==> flow/design.v <==
module ALU (result, read_data_1, read_data_2, shmat, opcode, functioncode);
	input [31:0] read_data_1;
	input [31:0] read_data_2;
	input [4:0] shmat;
	input [5:0] opcode;
	input [5:0] functioncode;
	output reg [31:0] result;
	always @(*)
		begin
		result = 32'b0;
		if(opcode==6'b001000)						 
			result=read_data_1+read_data_2;
		else if(opcode==6'b001001)					 
			result=read_data_1+read_data_2;
		else if(opcode==6'b001100)					 
			result=read_data_1&read_data_2;
		else if(opcode==6'b001101)					 
			result=read_data_1|read_data_2;
		else if(opcode==6'b001010)					 
			result=($signed(read_data_1)<$signed(read_data_2)) ? 32'b1 : 32'b0;
		else if(opcode==6'b001011)					 
			result=(read_data_1<read_data_2) ? 32'b1 : 32'b0;
		else if(opcode==6'b100100 |opcode==6'b100101 |opcode==6'b110000 | opcode==6'b100011  
		| opcode==6'b101000 | opcode==6'b111000 | opcode==6'b101001 | opcode==6'b101011)	 
			result=read_data_1+read_data_2;
		else if(opcode==6'b000000)					 
			begin
			if(functioncode==6'b100000)  
				result=read_data_1+read_data_2;
			else if(functioncode==6'b100001)  
				result=read_data_1+read_data_2;
			else if(functioncode==6'b100100)  
				result=read_data_1 & read_data_2;
			else if(functioncode==6'b100101)  
				result=read_data_1 | read_data_2;
			else if(functioncode==6'b100111)  
				result=~(read_data_1 | read_data_2);
			else if(functioncode==6'b000000)  
				result=read_data_2 << shmat;
			else if(functioncode==6'b101010)  
				result=($signed(read_data_1)<$signed(read_data_2)) ? 32'b1 : 32'b0;
			else if(functioncode==6'b101011)	 
				result=(read_data_1<read_data_2) ? 32'b1 : 32'b0;
			else if(functioncode==6'b000011)	 
				result= $signed(read_data_2) >>> shmat;
			else if(functioncode==6'b000010)  
				result= read_data_2 >> shmat;
			else if(functioncode==6'b100010)  
				result=read_data_1-read_data_2;
			else if(functioncode==6'b100011)  
				result= read_data_1-read_data_2;
			end
		end
endmodule
module mips_registers ( read_data_1, read_data_2, write_data, read_reg_1, read_reg_2, write_reg, signal_reg_write, clk );
	output [31:0] read_data_1, read_data_2;
	input [31:0] write_data;
	input [4:0] read_reg_1, read_reg_2, write_reg;
	input signal_reg_write, clk;
	reg [31:0] registers [31:1];
	always @(posedge clk)
		if (signal_reg_write && write_reg != 5'd0)
			registers[write_reg] <= write_data;
	assign read_data_1 = (read_reg_1 == 5'd0) ? 32'b0 : registers[read_reg_1];
	assign read_data_2 = (read_reg_2 == 5'd0) ? 32'b0 : registers[read_reg_2];
endmodule
module mips_core (
	input         clk,
	input         rst,
	output [31:0] imem_addr,
	input  [31:0] imem_rdata,
	output [31:0] dmem_addr,
	output [31:0] dmem_wdata,
	output [3:0]  dmem_wmask,
	output        dmem_we,
	input  [31:0] dmem_rdata,
	output        wb_en,
	output [4:0]  wb_reg,
	output [31:0] wb_data
);
reg [31:0] PC;
wire [31:0] instruction = imem_rdata;
wire [31:0] read_data_1;
wire [31:0] read_data_2;
wire [31:0] ALU_result;
reg [31:0] ALU_mux;
reg [4:0] REG_dst_mux;
reg [31:0] REG_write_mux;
reg [31:0] MEM_result;
reg write_reg_signal;
reg write_mem_signal;
reg [3:0] mem_mask;
reg [31:0] next_PC;
wire [5:0] opcode = instruction[31:26];
wire [4:0] rs = instruction[25:21];
wire [4:0] rt = instruction[20:16];
wire [4:0] rd = instruction[15:11];
wire [4:0] shmat = instruction[10:6];
wire [5:0] functioncode = instruction[5:0];
wire [15:0] imm = instruction[15:0];
wire [25:0] adress = instruction[25:0];
wire [31:0] PC_plus4 = PC + 32'd4;
wire [31:0] branchadress = {{14{imm[15]}}, imm, 2'b00};
wire [31:0] jumpadress = {PC[31:28], adress, 2'b00};
mips_registers regblock(read_data_1, read_data_2, REG_write_mux, rs, rt, REG_dst_mux, write_reg_signal, clk);
ALU ALUblock(ALU_result, read_data_1, ALU_mux, shmat, opcode, functioncode);
always @(*)
begin
	REG_dst_mux = rt;
	write_reg_signal = 1'b1;
	write_mem_signal = 1'b0;
	mem_mask = 4'b1111;
	ALU_mux = read_data_2;
	REG_write_mux = ALU_result;
	next_PC = PC_plus4;
	if (opcode==6'b100100)           
		MEM_result = {24'b0, dmem_rdata[7:0]};
	else if (opcode==6'b100101)      
		MEM_result = {16'b0, dmem_rdata[15:0]};
	else                             
		MEM_result = dmem_rdata;
	if (opcode==6'b000000)           
		begin
		REG_dst_mux = rd;
		if (functioncode==6'b001000)   
			begin
			write_reg_signal = 1'b0;
			next_PC = read_data_1;
			end
		end
	else                             
		begin
		if (opcode==6'b000011)         
			REG_dst_mux = 5'b11111;
		if (opcode==6'b101000 | opcode==6'b101001 | opcode==6'b111000 | opcode==6'b101011)  
			begin
			write_mem_signal = 1'b1;
			write_reg_signal = 1'b0;
			if (opcode==6'b101000)       
				mem_mask = 4'b0001;
			else if (opcode==6'b101001)  
				mem_mask = 4'b0011;
			end
		else if (opcode==6'b000100 | opcode==6'b000101 | opcode==6'b000010)  
			write_reg_signal = 1'b0;
		if (opcode!=6'b001100 && opcode!=6'b001101)
			ALU_mux = {{16{imm[15]}}, imm};
		else
			ALU_mux = {16'b0, imm};
		if (opcode==6'b000011)         
			REG_write_mux = PC + 32'd8;
		else if (opcode==6'b100011 | opcode==6'b100100 | opcode==6'b100101 | opcode==6'b110000)  
			REG_write_mux = MEM_result;
		else if (opcode==6'b001111)    
			REG_write_mux = {imm, 16'b0};
		if (opcode==6'b000100 && read_data_1==read_data_2)        
			next_PC = PC_plus4 + branchadress;
		else if (opcode==6'b000101 && read_data_1!=read_data_2)   
			next_PC = PC_plus4 + branchadress;
		else if (opcode==6'b000010 | opcode==6'b000011)          
			next_PC = jumpadress;
		end
end
always @(posedge clk)
	if (rst)
		PC <= 32'b0;
	else
		PC <= next_PC;
assign imem_addr  = PC;
assign dmem_addr  = ALU_result;
assign dmem_wdata = read_data_2;
assign dmem_wmask = mem_mask;
assign dmem_we    = write_mem_signal;
assign wb_en      = write_reg_signal && (REG_dst_mux != 5'd0);
assign wb_reg     = REG_dst_mux;
assign wb_data    = REG_write_mux;
endmodule
clock: 5.42 ns
lec_check: 0
abc_area: 1
cap_margin: 20
core_margin: 2
core_utilization: 72
cts_cluster_diameter: 203
cts_cluster_size: 21
gpl_routability_driven: 0
place_density_lb_addon: 0.07
setup_slack_margin: 0.53
slew_margin: 20
run.sh (not shown) runs the stock make flow with config.mk's settings and CLKGATE_MAP_FILE=.
The first run never finished: it broke off in global routing, error GRT-0116.
Next try:
Settings changed: ABC_AREA 1 to default, CORE_UTILIZATION 72 to 57, CTS_CLUSTER_DIAMETER 203 to 28, CTS_CLUSTER_SIZE 21 to default, GPL_ROUTABILITY_DRIVEN 0 to default, PLACE_DENSITY from default to 0.6, PLACE_DENSITY_LB_ADDON 0.07 to default, SETUP_SLACK_MARGIN 0.53 to 1.67, TNS_END_PERCENT from default to 50.
Clock period 5.42 ns to 6.56 ns, I/O delays scaled along.
- The changed run did not get past global routing with ODB-0269
- synthesized area falls by 4.6%
- die area rises by 20%
- synthesized cell count falls by 39%
Next try:
Settings changed: CORE_UTILIZATION 57 to 55, CTS_CLUSTER_DIAMETER 28 to default, CTS_CLUSTER_SIZE from default to 100, SETUP_SLACK_MARGIN 1.67 to 0.2, TNS_END_PERCENT 50 to default.
Result: The changed run finished but failed the layout checks on negative setup slack. Die size rose by 3.6%. Synthesized area is unchanged. Synthesized cell count stays the same.
Next try:
Settings changed: CORE_UTILIZATION 55 to 40, CTS_CLUSTER_SIZE 100 to default.
Clock period 6.56 ns to 11.8 ns, I/O delays scaled along.
This time the run finished with timing, DRC and antenna clean.
Total power went down by 49%.
Final area shrinks by 14%.
Wire length goes down by 11%.
Synthesized area is unchanged.
Critical path depth decreases by 1.
Sequential power came out lower by 44%.
Global-route usage goes down by 19 points.
Worst hold slack improved by 0.0055 ns.
Clock-buffer cell count went up by 14.
Clock power goes down by about 44%.

========
Setup of job 7574:
RTL: the design.v shown in full above, as it stands there.
make LEC_CHECK=0 ABC_AREA=1 CAP_MARGIN=5 CELL_PAD_IN_SITES_DETAIL_PLACEMENT=2 CELL_PAD_IN_SITES_GLOBAL_PLACEMENT=3 CORE_MARGIN=2 CORE_UTILIZATION=40 GPL_TIMING_DRIVEN=0 SLEW_MARGIN=20 finish   # period 12.0 ns
Stage in which a tool error killed job 7574: global routing (5_1_grt).
For job 8603, these inputs were changed with respect to job 7574:
- a change of CORE_UTILIZATION from 40 to 57
- a deleted ABC_AREA that had been 1
- a deleted CELL_PAD_IN_SITES_DETAIL_PLACEMENT that had been 2
- a deleted CELL_PAD_IN_SITES_GLOBAL_PLACEMENT that had been 3
- an added CTS_CLUSTER_SIZE of 34
- a change of CAP_MARGIN from 5 to 20
- a deleted GPL_TIMING_DRIVEN that had been 0
- a change of the clock period (ns, I/O delays scaled along) from 12.0 to 6.56
Findings:
Cell count after placement, job 7574 and job 8603: higher on job 7574. Diff job 7574 -> job 8603: total number of placement rows lost 27, synthesized chip area reported by yosys went down about 4.6%. Going from job 7574 to job 8603, the simple-gate share of the synthesized area was found to have gone down by 18 points. Taking job 7574 as the reference point, the cell area after synthesis of job 8603 falls by about 4.6%. Lower die area among job 7574 and job 8603: job 8603. Job 8603 ends up with a yosys cell count that is 3423 lower than in job 7574. Relative to job 7574, the sequential area share after synthesis of job 8603 is higher by 2.2 points. Post-place instance area delta for job 8603 relative to job 7574: about 5% higher. [job 8603] average footprint of a synthesized cell rose 57% relative to job 7574. Job 8603: it failed during global routing (5_1_grt), and the tool reported GRT-0232. Against job 7574, job 8603 comes in 18% lower on height of the chip.
Setup changes, job 8603 to job 6615
- CTS_CLUSTER_SIZE no longer set, was 34
- SLEW_MARGIN now 35, was 20
- SETUP_SLACK_MARGIN now 1.2, previously not set
- HOLD_SLACK_MARGIN now -0.08, previously not set
- TNS_END_PERCENT now 50, previously not set
- PLACE_DENSITY now 0.6, previously not set
- CTS_CLUSTER_DIAMETER now 335, previously not set
--- outcome ---
- Of job 6615 and job 8603, only job 8603 never reached the final stage.
- Reported for job 6615 and job 8603, area fraction in xor and xnor cells turned out identical to the last digit.
- The lower setup slack after placement of job 6615 and job 8603 is in job 8603.
- From job 8603 to job 6615, synthesized cell count did not move at all.
- Post-cts repair resize count went down by more than 10% going from job 8603 to job 6615.
- Between job 8603 and job 6615, the post-detailed-placement cell area figures differ only marginally.
- Summary of job 6615 over job 8603: part of the Yosys area used for sequential elements did not really move, global placer's final weighted congestion went up.
- As far as number of enable-type register cells in the synthesized netlist goes, job 6615 and job 8603 are indistinguishable; the numbers are identical.
## Diff of input files: job 1814 against job 6615
- SETUP_SLACK_MARGIN changed from 1.2 to 1.09
- HOLD_SLACK_MARGIN removed (was -0.08)
- SLEW_MARGIN changed from 35 to 20
- CTS_CLUSTER_DIAMETER changed from 335 to 29
--- outcome ---
- Between job 1814 and job 6615, the difference in cell area after placement is negligible.
- Job 1814 is listed as incomplete: the tool reported an error in global routing (5_1_grt) and the run ended there.
- Post-cts resize count grows by more than 10% when moving from job 6615 to job 1814.
- Comparing job 1814 against job 6615, there is no change at all in number of buffers inserted by hold repair at cts.
Here is what was changed in the inputs of job 9236 compared with job 1814.
- SETUP_SLACK_MARGIN now 0.2, was 1.09
- CORE_UTILIZATION now 68, was 57
- TNS_END_PERCENT no longer set, was 50
- CTS_CLUSTER_DIAMETER no longer set, was 29
- the clock period (ns, I/O delays scaled along) now 16.9, was 6.56
Notes after the runs:
As the logs show, job 9236 stopped at global routing (5_1_grt) after a tool error, so it never reached the end of the flow.
Compared with job 1814, final estimated routing congestion in global placement in job 9236 decreased slightly.
Looking at die width, job 9236 sits 8.3% below job 1814.
Relative to job 1814, clock buffer count from CTS decreased by 93 in job 9236.
Job 9236 against job 1814: height of the die has decreased; floorplan die area has decreased.

========
Setup of v35:
RTL: the design.v shown in full above, as it stands there.
==> flow/config.mk <==
export PLATFORM = sky130hd
export DESIGN_NAME = mips_core
export DESIGN_NICKNAME = mips_core
export VERILOG_FILES = /design/flow/design.v
export SDC_FILE = /design/flow/constraint.sdc
export NUM_CORES = 4
export LEC_CHECK = 0
export ABC_AREA = 0
export CAP_MARGIN = 5
export CELL_PAD_IN_SITES_DETAIL_PLACEMENT = 2
export CELL_PAD_IN_SITES_GLOBAL_PLACEMENT = 3
export CORE_MARGIN = 2
export CORE_UTILIZATION = 40
export CTS_CLUSTER_SIZE = 37
export GPL_TIMING_DRIVEN = 0
export MAX_ROUTING_LAYER = met4
export SLEW_MARGIN = 20
==> flow/constraint.sdc <==
create_clock -name core_clock -period 12.0 [get_ports {clk}]
set_input_delay 2.4000 -clock core_clock [delete_from_list [all_inputs] [get_ports {clk}]]
set_output_delay 2.4000 -clock core_clock [all_outputs]
set_load 0.01 [all_outputs]
The log for v35 ends in global routing with error ODB-0269, so the run never completed.
> inputs changed (v35 -> v51)
Settings: TNS_END_PERCENT: unset -> 50; CELL_PAD_IN_SITES_DETAIL_PLACEMENT: 2 -> unset; GPL_TIMING_DRIVEN: 0 -> unset; CTS_CLUSTER_DIAMETER: unset -> 28; ABC_AREA: 0 -> unset; CELL_PAD_IN_SITES_GLOBAL_PLACEMENT: 3 -> unset; SETUP_SLACK_MARGIN: unset -> 0.2; CTS_CLUSTER_SIZE: 37 -> unset; CAP_MARGIN: 5 -> 20; PLACE_DENSITY: unset -> 0.6; CORE_UTILIZATION: 40 -> 57; the clock period (ns, I/O delays scaled along): 12.0 -> 6.56.
==> comparison <==
- Not one of v51 and v35 finished clean.
- v35 did not run to completion, as it errored out during global routing.
- What ended v51 was a tool error in global routing; the run never finished.
- Delta (v51 minus v35): H-tree depth climbed 1, total CTS buffers climbed 81.
- As far as number of flops mapped to enable cells by yosys goes, v35 and v51 are indistinguishable; the numbers are identical.
- The horizontal die size of v51 is lower than that of v35.
Input-level comparison between v6 and v51:
Settings: CTS_CLUSTER_DIAMETER no longer set, was 28; TNS_END_PERCENT no longer set, was 50; MAX_ROUTING_LAYER no longer set, was met4; CORE_UTILIZATION now 64, was 57; the clock period (ns, I/O delays scaled along) now 11.2, was 6.56.
Results
The runs compared here, v51 and v6, all ended either early or with open violations.
The flow ended early for v51: it failed with a tool error in global routing.
v6 never completed; the flow aborted with a tool error in global routing.
Going from v51 to v6, floorplan core density went up; die boundary height went down.
Compared to v51, v6 was floorplanned on a smaller die.
Cell resize tally after clock tree synthesis delta for v6 relative to v51: about 90% lower
Looking at worst slack at placement, v6 sits 2.35 ns above v51.
Taking v51 as the reference, in v6 number of placed cells counting well taps now smaller, half-perimeter wire length after placement now smaller.
Summary — clock buffer count from CTS, v6 relative to v51: lower, by 94.
Edits applied to the flow inputs when going from v6 to v4:
Settings: changing CORE_UTILIZATION from 64 to 45; changing the clock period (ns, I/O delays scaled along) from 11.2 to 7.21.
==> results <==
Reported for v6 and v4, synthesized flop and latch total turned out identical to the last digit.
v4 had finished all stages when the layout checks came back failing, citing setup timing.
v6 → v4: chip area estimate from yosys synthesis held, area of the core region grew by 42%.
Summary — effective utilization at floorplan, v4 relative to v6: lower, by 19 points.
Number of clock buffers inserted by TritonCTS delta for v4 relative to v6: 8 higher

========
// mips_core: RTL as listed in full above, without the edits since
Settings: LEC_CHECK=0, CAP_MARGIN=0, CELL_PAD_IN_SITES_GLOBAL_PLACEMENT=0, CORE_ASPECT_RATIO=1.32, CORE_MARGIN=2, CORE_UTILIZATION=40, CTS_CLUSTER_DIAMETER=179, GPL_TIMING_DRIVEN=0, MAX_ROUTING_LAYER=met4, MIN_ROUTING_LAYER=met2, PLACE_DENSITY=0.6, SETUP_SLACK_MARGIN=0.2, SLEW_MARGIN=25; clock period 6.52 ns.
The baseline did not get past 5_1_grt on GRT-0116.
Edit:
CELL_PAD_IN_SITES_GLOBAL_PLACEMENT = 1   (was 0)
CORE_ASPECT_RATIO = not set   (was 1.32)
CTS_CLUSTER_DIAMETER = not set   (was 179)
GPL_TIMING_DRIVEN = not set   (was 0)
HOLD_SLACK_MARGIN = 0.02   (was not set)
MAX_ROUTING_LAYER = not set   (was met4)
MIN_ROUTING_LAYER = not set   (was met2)
SLEW_MARGIN = 20   (was 25)
clock period = 12.0 ns   (was 6.52 ns; I/O delays follow)
The new run finished clean.
Synthesized cell count does not change.
Die area barely changes.
Synthesized area stays the same.
Edit:
CAP_MARGIN = 20   (was 0)
CELL_PAD_IN_SITES_GLOBAL_PLACEMENT = not set   (was 1)
CORE_UTILIZATION = 68   (was 40)
CTS_CLUSTER_SIZE = 98   (was not set)
HOLD_SLACK_MARGIN = not set   (was 0.02)
PLACE_DENSITY = 0.41   (was 0.6)
clock period = 11.2 ns   (was 12.0 ns; I/O delays follow)
After rerunning: Now the flow died in 5_1_grt with GRT-0116; die area decreases by 41%; area after synthesis stays the same; synthesized cell count does not change.
Edit:
CORE_UTILIZATION = 54   (was 68)
CTS_CLUSTER_SIZE = not set   (was 98)
PLACE_DENSITY = 0.6   (was 0.41)
clock period = 11.8 ns   (was 11.2 ns; I/O delays follow)
Effect: Now the flow produced a clean layout; die size goes up by 26%; synthesized area stays the same; synthesized cell count stays the same.
Edit:
CORE_ASPECT_RATIO = 0.93   (was not set)
CORE_UTILIZATION = 64   (was 54)
SETUP_SLACK_MARGIN = 1.52   (was 0.2)
TNS_END_PERCENT = 15   (was not set)
clock period = 11.2 ns   (was 11.8 ns; I/O delays follow)
The changed run died in 5_1_grt, error GRT-0116.
Synthesized cell count does not change.
Synthesized area does not change.
Die size is lower by about a fifth.
Edit:
CORE_ASPECT_RATIO = not set   (was 0.93)
CORE_UTILIZATION = 55   (was 64)
SETUP_SLACK_MARGIN = 0.2   (was 1.52)
TNS_END_PERCENT = 50   (was 15)
clock period = 6.56 ns   (was 11.2 ns; I/O delays follow)
Result: With this change the flow produced a layout that fails on setup timing. Synthesized cell count stays the same. Die size rose by 16%. Synthesized area stays the same.
Power and IR drop assume default switching activity.
